== JK ==
## OQ1_Stopwatch
module OQ1_Stopwatch(AN, Seg, Dot, CLK, Start, RESET);  
	output [3:0] AN;
	output [6:0] Seg;
	output Dot;
	input CLK, Start, RESET;
	parameter R = 2'b00;
    parameter W = 2'b01;
    parameter C = 2'b10;	
	reg  [11:0] divider_ds;
	reg  [5:0]  divider_ms;
	reg  [6:0]  Seg_Temp;
	reg  [3:0]  D3,D2,D1,D0,D_Temp,AN_Temp;
	reg  [1:0]  state,n_state;
	reg         dp;
	wire        RTC_ds,RTC_ms;
	always @(posedge CLK or posedge RESET) begin
	  if(RESET) divider_ms <= 0;
	  else if(divider_ms==32) divider_ms <= 0;
      else divider_ms <= divider_ms + 1;
    end
    assign RTC_ms = ((divider_ms == 32)?1'b1:1'b0);
	always @(posedge CLK or posedge RESET) begin
      if(RESET) divider_ds <= 0;
      else if(divider_ds==3276) divider_ds <= 0;
      else if(state==C) divider_ds <= divider_ds + 1;
    end
    assign RTC_ds = ((divider_ds == 3276)?1'b1:1'b0);
	always@(posedge CLK or posedge RESET) begin
      if(RESET) begin
        state <= R;
        D3 <= 0;
        D2 <= 0;
        D1 <= 0;
        D0 <= 0;
      end else begin
        state <= n_state;
        if(RTC_ds) begin
          if(D0 == 9) begin
            D0 <= 0;
            if(D1 == 9) begin
  ...
clock: 4.95 ns
lec_check: 0
cap_margin: 20
core_aspect_ratio: 1.57
core_margin: 2
core_utilization: 63
cts_cluster_diameter: 400
cts_cluster_size: 98
gpl_timing_driven: 0
max_routing_layer: met4
min_routing_layer: met1
place_density: 0.35
slew_margin: 20
tns_end_percent: 20
run.sh (not shown) runs the stock make flow with config.mk's settings and CLKGATE_MAP_FILE=.
Having completed the whole flow, JK delivered a layout that passed the timing, design-rule and antenna checks.
Edits applied to the flow inputs when going from JK to MS:
-- flow/config.mk --
<<< JK, line 8
>>> MS, line 8
export ABC_AREA = 1
<<< JK, line 9
export CORE_ASPECT_RATIO = 1.57
>>> MS, line 10
export CORE_ASPECT_RATIO = 0.81
<<< JK, line 12
export CTS_CLUSTER_DIAMETER = 400
export CTS_CLUSTER_SIZE = 98
>>> MS, line 13
export CTS_CLUSTER_SIZE = 26
<<< JK, line 15
>>> MS, line 15
export HOLD_SLACK_MARGIN = 0.15
<<< JK, line 17
export PLACE_DENSITY = 0.35
>>> MS, line 18
export SETUP_SLACK_MARGIN = 0.46
==> flow/constraint.sdc <==
create_clock -name core_clock -period 2.37 [get_ports {CLK}]
set_input_delay 0.4740 -clock core_clock [delete_from_list [all_inputs] [get_ports {CLK}]]
set_output_delay 0.4740 -clock core_clock [all_outputs]
set_load 0.01 [all_outputs]
Findings:
Cell with the biggest individual delay on the critical path: sky130_fd_sc_hd__clkdlybuf4s50_1 -> JK, sky130_fd_sc_hd__dfstp_2 -> MS. MS ended with more power share of the combinational group than JK. Relative to JK, worst setup slack before clock tree synthesis has decreased by 2.03 ns in MS. Taking JK over MS, the post-synth design cell area ratio works out to 0.944. Looking at number of buffers added for setup after CTS, MS sits 2 higher than JK does. Going from JK to MS, floorplan utilization went up; internal power higher; final cell utilization of the core moved up; and-or/or-and share of the synthesized area shows a reduction of 6.2 points. Relative to JK, endpoint arrival time on the critical path decreased by 0.51 ns in MS.
[inputs] AL vs MS
==> flow/config.mk <==
export PLATFORM = sky130hd
export DESIGN_NAME = OQ1_Stopwatch
export DESIGN_NICKNAME = OQ1_Stopwatch
export VERILOG_FILES = /design/flow/design.v
export SDC_FILE = /design/flow/constraint.sdc
export NUM_CORES = 4
export LEC_CHECK = 0
export CAP_MARGIN = 20
export CORE_MARGIN = 2
export CORE_UTILIZATION = 40
export SLEW_MARGIN = 20
==> flow/constraint.sdc <==
create_clock -name core_clock -period 10.0 [get_ports {CLK}]
set_input_delay 2.0000 -clock core_clock [delete_from_list [all_inputs] [get_ports {CLK}]]
set_output_delay 2.0000 -clock core_clock [all_outputs]
set_load 0.01 [all_outputs]
==> results <==
Re overall fraction of global-route tracks in use: AL is 12 points down on MS. Note that the total die area recorded for MS amounts to 0.69 times the value seen in AL. Going from MS to AL, cell area after technology mapping moved down, summed negative setup slack over all endpoints level, total power moved down. Delta (AL minus MS): non-clock buffer count lost 7, final worst-path setup slack has increased, worst hold slack went up by 0.0035 ns. Taking MS as the reference point, the share of cell area taken by flip-flops and latches of AL rises by 2.8 points. Actual slew at the worst max-slew pin up 0.37 ns in AL wrt MS.
Input changes introduced in TR (baseline for comparison: AL):
-- flow/config.mk --
<<< AL, line 9
>>> TR, line 9
export CORE_ASPECT_RATIO = 0.5
<<< AL, line 10
export CORE_UTILIZATION = 40
>>> TR, line 11
export CORE_UTILIZATION = 70
export SETUP_SLACK_MARGIN = 2.38
Notes after the runs:
- STATUS post-route minimum period: TR loses against AL
- TR reports a higher slack of the worst reg-to-reg path than AL does.
- Number of buffers other than clock buffers in the final layout: TR vs AL identical
- Post-route total power on TR is up relative to AL.
- Summary — met1 track utilization from global routing, TR relative to AL: higher, by 13 points.
- Between TR and AL, it is TR whose global-route total usage across every layer is higher, by 11 points.
- Cell count: TR lower than AL
- Leakage power of AL is on par with TR.
- The higher clock skew of TR and AL is in AL.

* * *

== job 7014 ==
Starting RTL as in the previous note.
==> flow/config.mk <==
export PLATFORM = sky130hd
export DESIGN_NAME = OQ1_Stopwatch
export DESIGN_NICKNAME = OQ1_Stopwatch
export VERILOG_FILES = /design/flow/design.v
export SDC_FILE = /design/flow/constraint.sdc
export NUM_CORES = 4
export LEC_CHECK = 0
export CAP_MARGIN = 20
export CORE_ASPECT_RATIO = 1.57
export CORE_MARGIN = 2
export CORE_UTILIZATION = 63
export CTS_CLUSTER_DIAMETER = 399
export CTS_CLUSTER_SIZE = 21
export GPL_TIMING_DRIVEN = 0
export MAX_ROUTING_LAYER = met4
export MIN_ROUTING_LAYER = met1
export PLACE_DENSITY = 0.35
export SETUP_SLACK_MARGIN = 1.44
export SLEW_MARGIN = 20
export TNS_END_PERCENT = 20
==> flow/constraint.sdc <==
create_clock -name core_clock -period 4.95 [get_ports {CLK}]
set_input_delay 0.9900 -clock core_clock [delete_from_list [all_inputs] [get_ports {CLK}]]
set_output_delay 0.9900 -clock core_clock [all_outputs]
set_load 0.01 [all_outputs]
Job 7014 completed end to end with timing, DRC and antenna clean.
Input changes introduced in job 2258 (baseline for comparison: job 7014):
==> flow/config.mk <==
export PLATFORM = sky130hd
export DESIGN_NAME = OQ1_Stopwatch
export DESIGN_NICKNAME = OQ1_Stopwatch
export VERILOG_FILES = /design/flow/design.v
export SDC_FILE = /design/flow/constraint.sdc
export NUM_CORES = 4
export LEC_CHECK = 0
export CAP_MARGIN = 20
export CORE_MARGIN = 2
export CORE_UTILIZATION = 40
export SETUP_SLACK_MARGIN = -0.35
export SLEW_MARGIN = 20
==> flow/constraint.sdc <==
create_clock -name core_clock -period 3.94 [get_ports {CLK}]
set_input_delay 0.7880 -clock core_clock [delete_from_list [all_inputs] [get_ports {CLK}]]
set_output_delay 0.7880 -clock core_clock [all_outputs]
set_load 0.01 [all_outputs]
==> results <==
| worst setup slack | lower: job 2258 |
Count of filler cells inserted in the layout (lower): job 7014
On floorplan core area, the higher figure sits with job 2258, not job 7014.
Routed wire in job 2258 totals less than in job 7014.
Job 7014 → job 2258: die area went up, internal power went up.
Portion of netlist area occupied by mux cells across job 2258 and job 7014: no real change.
The via-per-instance ratio in job 2258 was lower than what job 7014 gave.
Job 2258: switching share of total power lower than job 7014
Setup changes, job 2258 to job 803
diff --git a/flow/config.mk b/flow/config.mk
--- a/flow/config.mk
+++ b/flow/config.mk
@@ -8,0 +9 @@
+export CORE_ASPECT_RATIO = 1.97
@@ -10,2 +11 @@
-export CORE_UTILIZATION = 40
-export SETUP_SLACK_MARGIN = -0.35
+export CORE_UTILIZATION = 63
==> flow/constraint.sdc <==
create_clock -name core_clock -period 10.0 [get_ports {CLK}]
set_input_delay 2.0000 -clock core_clock [delete_from_list [all_inputs] [get_ports {CLK}]]
set_output_delay 2.0000 -clock core_clock [all_outputs]
set_load 0.01 [all_outputs]
## What came out
- Via count deteriorates in job 803 relative to job 2258.
- Routed wire length was lower in the run labelled job 2258.
- Relative to job 2258, maximum vdd drop has decreased by 27% in job 803.
- Changes observed in job 803 relative to job 2258: total net switching power went down, total instance count after detailed placement went down, detailed-routed wire length on met2 went up.
- On job 803: tally of non-filler cells in the final layout is 27 lower than what job 2258 gave.
- Re flip-flop count: no difference whatsoever between job 803 and job 2258.
What job 732 does differently from job 803 at the input level:
diff --git a/flow/config.mk b/flow/config.mk
--- a/flow/config.mk
+++ b/flow/config.mk
@@ -8,4 +8,11 @@
-export CAP_MARGIN = 20
-export CORE_ASPECT_RATIO = 1.97
-export CORE_MARGIN = 2
-export CORE_UTILIZATION = 63
+export ABC_AREA = 1
+export CAP_MARGIN = 15
+export CELL_PAD_IN_SITES_DETAIL_PLACEMENT = 2
+export CELL_PAD_IN_SITES_GLOBAL_PLACEMENT = 3
+export CORE_ASPECT_RATIO = 0.8
+export CORE_MARGIN = 8
+export CORE_UTILIZATION = 40
+export CTS_CLUSTER_SIZE = 97
+export GPL_TIMING_DRIVEN = 0
+export HOLD_SLACK_MARGIN = -0.01
+export MAX_ROUTING_LAYER = met4
@@ -12,0 +20 @@
+export TNS_END_PERCENT = 60
## What came out
Job 732 | stages: all done | timing, DRC, antenna: all pass. [compare] base=job 803 new=job 732: area of all placed cells without fillers now sits higher, total placed instance area now sits higher, total vias in the final route now sits higher, tally of unique sky130hd cells used after synthesis now sits lower.

* * *

## job 5132
OQ1_Stopwatch again, from the RTL that the note above started with.
clock: 2.37 ns
lec_check: 0
abc_area: 1
cap_margin: 20
core_margin: 2
core_utilization: 71
cts_cluster_diameter: 399
cts_cluster_size: 96
slew_margin: 20
tns_end_percent: 5
The following lists how job 2334 was set up differently from job 5132:
- SETUP_SLACK_MARGIN: unset -> 1.78
- ABC_AREA: 1 -> unset
- CTS_CLUSTER_SIZE: 96 -> unset
- CTS_CLUSTER_DIAMETER: 399 -> unset
- TNS_END_PERCENT: 5 -> unset
- CORE_UTILIZATION: 71 -> 66
- the clock period (ns, I/O delays scaled along): 2.37 -> 6.19
Notes after the runs:
Compared with job 5132, job 2334 shows a maximum clock skew at final layout that is 0.0038 ns lower. Row sequential portion of the cell area: job 2334 higher / job 5132 lower. Between job 2334 and job 5132, the logic gate share of total power is lower for job 2334. Via count: job 2334 vs job 5132 down 457. Taking job 5132 as the reference, in job 2334 routed wire length moved down; number of cells on the worst hold path decreased by 1 relative to the old numbers; core utilization dropped 5.6 points; final instance area went down by about 6%.
Input changes introduced in job 5999 (baseline for comparison: job 2334):
- CTS_CLUSTER_SIZE now 99, previously not set
- TNS_END_PERCENT now 5, previously not set
- CORE_UTILIZATION now 72, was 66
- SETUP_SLACK_MARGIN no longer set, was 1.78
- ABC_AREA now 1, previously not set
- the clock period (ns, I/O delays scaled along) now 2.37, was 6.19
Relative to job 2334, mean instance size in the synthesized netlist has decreased by 2.3 sq um in job 5999. The tally of filler cells in the layout in job 2334 is 1.2 times that in job 5999. Summary of job 5999 over job 2334: wire length on met2 grew by 790 microns, highest ir drop seen on vdd grew by about 240%.
Power is estimated from default activity; no workload was simulated.
